== v6 ==
Design TL_UART, start of the top module:
module TL_UART #(
    parameter [15:0] C_DEFAULT_BAUD_RATE = 16'd868,
    parameter C_DEFAULT_TX_ON = 1,
    parameter C_DEFAULT_RX_ON = 1,
    parameter C_TILELINK_ID_WIDTH = 1
) (
    input  wire                           uart_clock_i,
    input  wire                           uart_reset_i,
    input  wire [                    2:0] uart_a_opcode,
    input  wire [                    2:0] uart_a_param,
    input  wire [                    2:0] uart_a_size,
    input  wire [C_TILELINK_ID_WIDTH-1:0] uart_a_source,
    input  wire [                   11:0] uart_a_address,
    input  wire [                    3:0] uart_a_mask,
    input  wire [                   31:0] uart_a_data,
    input  wire                           uart_a_corrupt,
    input  wire                           uart_a_valid,
    output wire                           uart_a_ready,
    output wire [                    2:0] uart_d_opcode,
    output wire [                    1:0] uart_d_param,
    output wire [                    2:0] uart_d_size,
    output wire [C_TILELINK_ID_WIDTH-1:0] uart_d_source,
    output wire                           uart_d_denied,
    output wire [                   31:0] uart_d_data,
    output wire                           uart_d_corrupt,
    output wire                           uart_d_valid,
    input  wire                           uart_d_ready,
    input  wire                           UART_RX,
    output wire                           UART_TX,
    output wire                           UART_RX_IRQ,
    output wire                           UART_TX_IRQ
);
clock: 2.63 ns
lec_check: 0
cap_margin: 15
core_aspect_ratio: 0.97
core_margin: 2
core_utilization: 72
cts_cluster_size: 39
max_routing_layer: met4
place_density: 0.65
setup_slack_margin: 0.43
slew_margin: 20
run.sh (not shown) runs the stock make flow with config.mk's settings and CLKGATE_MAP_FILE=.
v6 finished every stage; the final checks, however, were not passed, the failures being negative setup slack.
[inputs] v7 vs v6
Settings: CAP_MARGIN now 20, was 15; CORE_ASPECT_RATIO no longer set, was 0.97; PLACE_DENSITY no longer set, was 0.65; CTS_CLUSTER_SIZE no longer set, was 39; SETUP_SLACK_MARGIN now 0.08, was 0.43; CORE_UTILIZATION now 70, was 72; MAX_ROUTING_LAYER no longer set, was met4.
### Flow results
- v7 reached the end of the flow, and the finished layout is clean on the timing, DRC and antenna checks.
- For v6, the highest routing layer actually used was met4, unlike v7, where it was met5.
- Looking at met3 layer usage reported by global route, v7 sits below v6.
- Compared with v6, placement density in the core of v7 is lower.
- Changes observed in v7 relative to v6: global-route usage went down, die height went up, final critical-path share of the clock period went down.
- Between v7 and v6, it is v7 whose number of cells on the worst reg-to-reg path is lower, by 5.
- In the metrics for v6 and v7, the one carrying the higher worst hold slack is v7.
- v6 and v7 ended up with roughly the same horizontal die dimension.
- Final design area excluding fillers on v7 is ahead of v6.
- Detailed-routing wirelength on met1 shrinks by a few percent when moving from v6 to v7.
- The met1 routing resource usage after global routing of v7 is lower than that of v6.

Setup of lane 1:
Starting RTL as in the previous note.
==> flow/design.v (excerpt) <==
module TL_UART #(
    parameter [15:0] C_DEFAULT_BAUD_RATE = 16'd868,
    parameter C_DEFAULT_TX_ON = 1,
    parameter C_DEFAULT_RX_ON = 1,
    parameter C_TILELINK_ID_WIDTH = 1
) (
    input  wire                           uart_clock_i,
    input  wire                           uart_reset_i,
    input  wire [                    2:0] uart_a_opcode,
    input  wire [                    2:0] uart_a_param,
    input  wire [                    2:0] uart_a_size,
    input  wire [C_TILELINK_ID_WIDTH-1:0] uart_a_source,
    input  wire [                   11:0] uart_a_address,
    input  wire [                    3:0] uart_a_mask,
    input  wire [                   31:0] uart_a_data,
    input  wire                           uart_a_corrupt,
    input  wire                           uart_a_valid,
    output wire                           uart_a_ready,
    output wire [                    2:0] uart_d_opcode,
    output wire [                    1:0] uart_d_param,
    output wire [                    2:0] uart_d_size,
    output wire [C_TILELINK_ID_WIDTH-1:0] uart_d_source,
    output wire                           uart_d_denied,
    output wire [                   31:0] uart_d_data,
    output wire                           uart_d_corrupt,
    output wire                           uart_d_valid,
    input  wire                           uart_d_ready,
    input  wire                           UART_RX,
    output wire                           UART_TX,
    output wire                           UART_RX_IRQ,
    output wire                           UART_TX_IRQ
);
make LEC_CHECK=0 ABC_AREA=0 CAP_MARGIN=15 CORE_MARGIN=10 CORE_UTILIZATION=56 CTS_CLUSTER_SIZE=89 GPL_TIMING_DRIVEN=1 PLACE_DENSITY_LB_ADDON=0.19 SLEW_MARGIN=20 finish   # period 4.04 ns
Edits applied to the flow inputs when going from lane 1 to lane 2:
- ABC_AREA removed (was 0)
- CORE_MARGIN changed from 10 to 2
- CTS_CLUSTER_SIZE removed (was 89)
- PLACE_DENSITY_LB_ADDON removed (was 0.19)
- CAP_MARGIN changed from 15 to 20
- PLACE_DENSITY newly set to 0.6
- CORE_UTILIZATION changed from 56 to 65
- GPL_TIMING_DRIVEN removed (was 1)
- the clock period (ns, I/O delays scaled along) changed from 4.04 to 10.1
==> results <==
- Between lane 2 and lane 1, it is lane 2 whose number of buffer and inverter instances along the worst setup path is higher, by 1.
- Total global routing track utilization for lane 2 is higher than for lane 1.
- Largest stage delay on the critical path, lane 2 and lane 1: larger value in lane 2
- Run comparison: lane 2 origin of the worst setup path uart_a_address[2]; lane 1 origin of the worst setup path rx_fifo_inst.write_ptr[2]$_SDFFCE_PN0P_
- Per the comparison of lane 2 with lane 1, non-clock buffer count shrank by about 47%, synthesis-to-finish area growth decreased by 2.6 points relative to the old numbers, synthesis area per yosys stayed essentially flat, utilization of the core after routing rose by 8.8 points.
- Lane 2 vs lane 1 — number of global-route vias before repair dropped about 3.2%.
- Design area was higher in lane 1 than in lane 2.
- Lane 2 ended with less number of well taps than lane 1.
The following lists how lane 3 was set up differently from lane 2:
- swapping 65 for 40 in CORE_UTILIZATION
- swapping 10.1 for 4.73 in the clock period (ns, I/O delays scaled along)
- Sort lane 3 and lane 2 by post-route total power, ascending, and lane 2 comes first.
- Compared with lane 2, lane 3 shows power per unit of standard cell area that has gone up by more than 100%.
- Final-layout clock buffer total (higher): lane 2

TL_UART again, from the RTL that the note above started with.
==> flow/config.mk <==
export PLATFORM = sky130hd
export DESIGN_NAME = TL_UART
export DESIGN_NICKNAME = TL_UART
export VERILOG_FILES = /design/flow/design.v
export SDC_FILE = /design/flow/constraint.sdc
export NUM_CORES = 4
export LEC_CHECK = 0
export CAP_MARGIN = 25
export CORE_ASPECT_RATIO = 0.97
export CORE_MARGIN = 2
export CORE_UTILIZATION = 72
export CTS_CLUSTER_DIAMETER = 377
export CTS_CLUSTER_SIZE = 14
export HOLD_SLACK_MARGIN = 0.29
export MAX_ROUTING_LAYER = met5
export PLACE_DENSITY = 0.78
export SETUP_SLACK_MARGIN = -0.24
export SLEW_MARGIN = 20
==> flow/constraint.sdc <==
create_clock -name core_clock -period 4.06 [get_ports {uart_clock_i}]
set_input_delay 0.8120 -clock core_clock [delete_from_list [all_inputs] [get_ports {uart_clock_i}]]
set_output_delay 0.8120 -clock core_clock [all_outputs]
set_load 0.01 [all_outputs]
Change:
CAP_MARGIN = 20   (was 25)
CORE_ASPECT_RATIO = unset   (was 0.97)
CTS_CLUSTER_DIAMETER = unset   (was 377)
CTS_CLUSTER_SIZE = unset   (was 14)
HOLD_SLACK_MARGIN = unset   (was 0.29)
MAX_ROUTING_LAYER = unset   (was met5)
PLACE_DENSITY = 0.6   (was 0.78)
SETUP_SLACK_MARGIN = 0.22   (was -0.24)
clock period = 2.63 ns   (was 4.06 ns; I/O delays follow)
Now the flow reached the layout checks and failed them: negative setup slack; power is higher by about 80%; first-iteration DRC count is higher by about 80%; global-route usage is higher by 10 points; routed wire length is higher by 54%; setup slack loses 1.2 ns.
Change:
ABC_AREA = 1   (was unset)
CORE_ASPECT_RATIO = 0.69   (was unset)
CTS_CLUSTER_DIAMETER = 394   (was unset)
CTS_CLUSTER_SIZE = 10   (was unset)
PLACE_DENSITY = unset   (was 0.6)
PLACE_DENSITY_LB_ADDON = 0.11   (was unset)
After rerunning: The changed run produced a clean layout; worst setup slack gets better by 0.31 ns; via count is higher by roughly a tenth; core utilization is lower by 6.0 points; area after synthesis is higher by a few percent; wire length is lower by about a fifth.
Change:
CORE_ASPECT_RATIO = unset   (was 0.69)
CORE_UTILIZATION = 68   (was 72)
CTS_CLUSTER_DIAMETER = unset   (was 394)
CTS_CLUSTER_SIZE = unset   (was 10)
PLACE_DENSITY = 0.6   (was unset)
PLACE_DENSITY_LB_ADDON = unset   (was 0.11)
SETUP_SLACK_MARGIN = unset   (was 0.22)
clock period = 7.91 ns   (was 2.63 ns; I/O delays follow)
The new run went through all stages and came out clean.
Core utilization goes down by 8.5 points.
Register-to-register slack gets better by 4.1 ns.
Clock-buffer cell count goes down by 39.
Worst setup slack gets better by 3.6 ns.
Total power goes down by 68%.
Via count goes down by 8.8%.
Routed wire length goes down by 13%.
Combinational power goes down by 73%.
Change:
ABC_AREA = unset   (was 1)
CORE_UTILIZATION = 69   (was 68)
clock period = 2.74 ns   (was 7.91 ns; I/O delays follow)
Effect: Global-route usage came out higher by 1.6 points. Final area went up by 2.2%. Routed wire length falls by 2.7%. Total power came out higher to 2.9 times its value. Worst hold slack is worse by 0.15 ns. First-iteration DRC count came out lower by 29%.
Change:
CORE_UTILIZATION = 65   (was 69)
CTS_CLUSTER_DIAMETER = 240   (was unset)
clock period = 7.54 ns   (was 2.74 ns; I/O delays follow)
Effect: The changed run passed the timing, DRC and antenna checks; register-to-register slack is better by 3.8 ns; clock power goes down by about 64%; critical path depth goes up by 1; first-iteration DRC count shrinks by about 10%; setup slack is better by 3.2 ns; non-clock buffer count came out lower by 194; die area rises by 6.0%.

TL_UART again, from the RTL that the note above started with.
Settings: LEC_CHECK=0, ABC_AREA=1, CAP_MARGIN=15, CORE_MARGIN=2, CORE_UTILIZATION=72, CTS_CLUSTER_SIZE=98, PLACE_DENSITY=0.6, SLEW_MARGIN=20; clock period 5.79 ns.
Then changed:
- ABC_AREA: 1 -> default
- CAP_MARGIN: 15 -> 20
- CORE_UTILIZATION: 72 -> 64
- CTS_CLUSTER_SIZE: 98 -> default
- clock period: 5.79 -> 3.33 ns (I/O delays scaled with it)
=>
- routed wire length shrinks by roughly a tenth
- synthesized cell count shrinks by well over a third
- cell area grows slightly
- worst setup slack is worse by 1.8 ns
- die size grows by a little under a tenth
- utilization shrinks by 5.7 points

Starting RTL as in the previous note.
clock: 2.63 ns
lec_check: 0
cap_margin: 25
core_aspect_ratio: 0.97
core_margin: 2
core_utilization: 72
cts_cluster_size: 39
max_routing_layer: met4
place_density_lb_addon: 0.01
setup_slack_margin: 0.76
slew_margin: 20
The starting point died in clock tree synthesis (DPL-0033).
Edit:
CAP_MARGIN = 20   (was 25)
CORE_ASPECT_RATIO = not set   (was 0.97)
CTS_CLUSTER_SIZE = not set   (was 39)
MAX_ROUTING_LAYER = not set   (was met4)
PLACE_DENSITY = 0.37   (was not set)
PLACE_DENSITY_LB_ADDON = not set   (was 0.01)
SETUP_SLACK_MARGIN = 0.34   (was 0.76)
With this change the flow completed and failed the layout checks on negative setup slack.
Synthesized area stays the same.
Die area stays flat.
Synthesized cell count is unchanged.
Edit:
PLACE_DENSITY = not set   (was 0.37)
PLACE_DENSITY_LB_ADDON = 0.01   (was not set)
SETUP_SLACK_MARGIN = 0.61   (was 0.34)
clock period = 2.74 ns   (was 2.63 ns; I/O delays follow)
What happened: Now the flow aborted during global routing. Die size is unchanged. Area after synthesis is unchanged. Synthesized cell count does not change.
Edit:
CORE_UTILIZATION = 40   (was 72)
PLACE_DENSITY = 0.6   (was not set)
PLACE_DENSITY_LB_ADDON = not set   (was 0.01)
SETUP_SLACK_MARGIN = not set   (was 0.61)
clock period = 8.0 ns   (was 2.74 ns; I/O delays follow)
Outcome:
- This time the run passed the timing, DRC and antenna checks
- synthesized area does not change
- synthesized cell count does not change
- die area is higher by well over a third
Edit:
ABC_AREA = 1   (was not set)
GPL_ROUTABILITY_DRIVEN = 0   (was not set)
PLACE_DENSITY = not set   (was 0.6)
SETUP_SLACK_MARGIN = -0.53   (was not set)
Outcome: The changed run completed with no timing, DRC or antenna violations. Hold slack barely changes. Sequential power is about the same. Total power drops by 0.59%. Worst setup slack is better by 0.16 ns. Utilization drops by 0.65 points.
Edit:
ABC_AREA = not set   (was 1)
GPL_ROUTABILITY_DRIVEN = not set   (was 0)
PLACE_DENSITY = 0.6   (was not set)
SETUP_SLACK_MARGIN = not set   (was -0.53)
clock period = 5.22 ns   (was 8.0 ns; I/O delays follow)
The new run ran to the end with no violations.
Non-clock buffer count came out higher by 19.
Synthesized cell count shrinks by 37%.
Core utilization climbs by 0.97 points.
Global-route usage shrinks by 1.3 points.

TL_UART again, from the RTL that the note above started with.
## TL_UART
module TL_UART #(
    parameter [15:0] C_DEFAULT_BAUD_RATE = 16'd868,
    parameter C_DEFAULT_TX_ON = 1,
    parameter C_DEFAULT_RX_ON = 1,
    parameter C_TILELINK_ID_WIDTH = 1
) (
    input  wire                           uart_clock_i,
    input  wire                           uart_reset_i,
    input  wire [                    2:0] uart_a_opcode,
    input  wire [                    2:0] uart_a_param,
    input  wire [                    2:0] uart_a_size,
    input  wire [C_TILELINK_ID_WIDTH-1:0] uart_a_source,
    input  wire [                   11:0] uart_a_address,
    input  wire [                    3:0] uart_a_mask,
    input  wire [                   31:0] uart_a_data,
    input  wire                           uart_a_corrupt,
    input  wire                           uart_a_valid,
    output wire                           uart_a_ready,
    output wire [                    2:0] uart_d_opcode,
    output wire [                    1:0] uart_d_param,
    output wire [                    2:0] uart_d_size,
    output wire [C_TILELINK_ID_WIDTH-1:0] uart_d_source,
    output wire                           uart_d_denied,
    output wire [                   31:0] uart_d_data,
    output wire                           uart_d_corrupt,
  ...
Settings: LEC_CHECK=0, CAP_MARGIN=10, CELL_PAD_IN_SITES_DETAIL_PLACEMENT=2, CELL_PAD_IN_SITES_GLOBAL_PLACEMENT=2, CORE_ASPECT_RATIO=1.76, CORE_MARGIN=5, CORE_UTILIZATION=65, CTS_CLUSTER_DIAMETER=72, CTS_CLUSTER_SIZE=34, GPL_ROUTABILITY_DRIVEN=0, GPL_TIMING_DRIVEN=1, MAX_ROUTING_LAYER=met5, MIN_ROUTING_LAYER=met2, PLACE_DENSITY=0.6, SLEW_MARGIN=20, TNS_END_PERCENT=40; clock period 4.09 ns.
The baseline died in detailed placement (3_5_place_dp).
Rerun with:
==> flow/config.mk (replaced) <==
export PLATFORM = sky130hd
export DESIGN_NAME = TL_UART
export DESIGN_NICKNAME = TL_UART
export VERILOG_FILES = /design/flow/design.v
export SDC_FILE = /design/flow/constraint.sdc
export NUM_CORES = 4
export LEC_CHECK = 0
export CAP_MARGIN = 20
export CORE_MARGIN = 2
export CORE_UTILIZATION = 26
export PLACE_DENSITY = 0.6
export SLEW_MARGIN = 20
==> flow/constraint.sdc (replaced) <==
create_clock -name core_clock -period 10.1 [get_ports {uart_clock_i}]
set_input_delay 2.0200 -clock core_clock [delete_from_list [all_inputs] [get_ports {uart_clock_i}]]
set_output_delay 2.0200 -clock core_clock [all_outputs]
set_load 0.01 [all_outputs]
Effect: This time the run went through all stages and came out clean. Synthesized area is unchanged. Synthesized cell count does not change. Die area came out higher by well over a third.
Rerun with:
--- a/flow/config.mk
+++ b/flow/config.mk
@@ -9,4 +9,5 @@
 export CORE_MARGIN = 2
-export CORE_UTILIZATION = 26
+export CORE_UTILIZATION = 40
 export PLACE_DENSITY = 0.6
+export SETUP_SLACK_MARGIN = -0.3
 export SLEW_MARGIN = 20
==> flow/constraint.sdc (replaced) <==
create_clock -name core_clock -period 4.73 [get_ports {uart_clock_i}]
set_input_delay 0.9460 -clock core_clock [delete_from_list [all_inputs] [get_ports {uart_clock_i}]]
set_output_delay 0.9460 -clock core_clock [all_outputs]
set_load 0.01 [all_outputs]
What happened: Setup slack loses 4.1 ns; sequential share of layout area goes up by 0.63 points; global-route usage goes up by 6.0 points; power came out higher by 110%; non-clock buffer count increases by 44; utilization rose by 16 points; design area decreases by 1.0%; hold slack gets better by 0.0051 ns; wire length goes down by 2.2%; critical path depth fell by 1; sequential cell count is unchanged.
Rerun with:
--- a/flow/config.mk
+++ b/flow/config.mk
@@ -7,7 +7,6 @@
 export LEC_CHECK = 0
-export CAP_MARGIN = 20
+export CAP_MARGIN = 0
 export CORE_MARGIN = 2
-export CORE_UTILIZATION = 40
+export CORE_UTILIZATION = 72
 export PLACE_DENSITY = 0.6
-export SETUP_SLACK_MARGIN = -0.3
 export SLEW_MARGIN = 20
==> flow/constraint.sdc (replaced) <==
create_clock -name core_clock -period 2.63 [get_ports {uart_clock_i}]
set_input_delay 0.5260 -clock core_clock [delete_from_list [all_inputs] [get_ports {uart_clock_i}]]
set_output_delay 0.5260 -clock core_clock [all_outputs]
set_load 0.01 [all_outputs]
What happened: With this change the flow reached the layout checks and failed them: negative setup slack. Setup slack got worse by 1.2 ns. Total power is higher by 80%. Via count is higher by 13%.
Rerun with:
--- a/flow/config.mk
+++ b/flow/config.mk
@@ -7,6 +7,8 @@
 export LEC_CHECK = 0
-export CAP_MARGIN = 0
+export CAP_MARGIN = 20
 export CORE_MARGIN = 2
-export CORE_UTILIZATION = 72
-export PLACE_DENSITY = 0.6
+export CORE_UTILIZATION = 70
+export CTS_CLUSTER_DIAMETER = 388
+export PLACE_DENSITY = 0.95
+export SETUP_SLACK_MARGIN = 0.67
 export SLEW_MARGIN = 20
The new run aborted during global routing (5_1_grt). Synthesized cell count stays the same. Die area is higher by a few percent. Synthesized area does not change.
Rerun with:
==> flow/config.mk (replaced) <==
export PLATFORM = sky130hd
export DESIGN_NAME = TL_UART
export DESIGN_NICKNAME = TL_UART
export VERILOG_FILES = /design/flow/design.v
export SDC_FILE = /design/flow/constraint.sdc
export NUM_CORES = 4
export LEC_CHECK = 0
export CAP_MARGIN = 15
export CORE_MARGIN = 2
export CORE_UTILIZATION = 72
export HOLD_SLACK_MARGIN = -0.06
export PLACE_DENSITY = 0.64
export SLEW_MARGIN = 20
Now the flow finished but failed the layout checks on negative setup slack; die size drops by about 2.7%; area after synthesis is unchanged; synthesized cell count is unchanged.
No activity file was given, so power comes from the tool's default toggle rates.
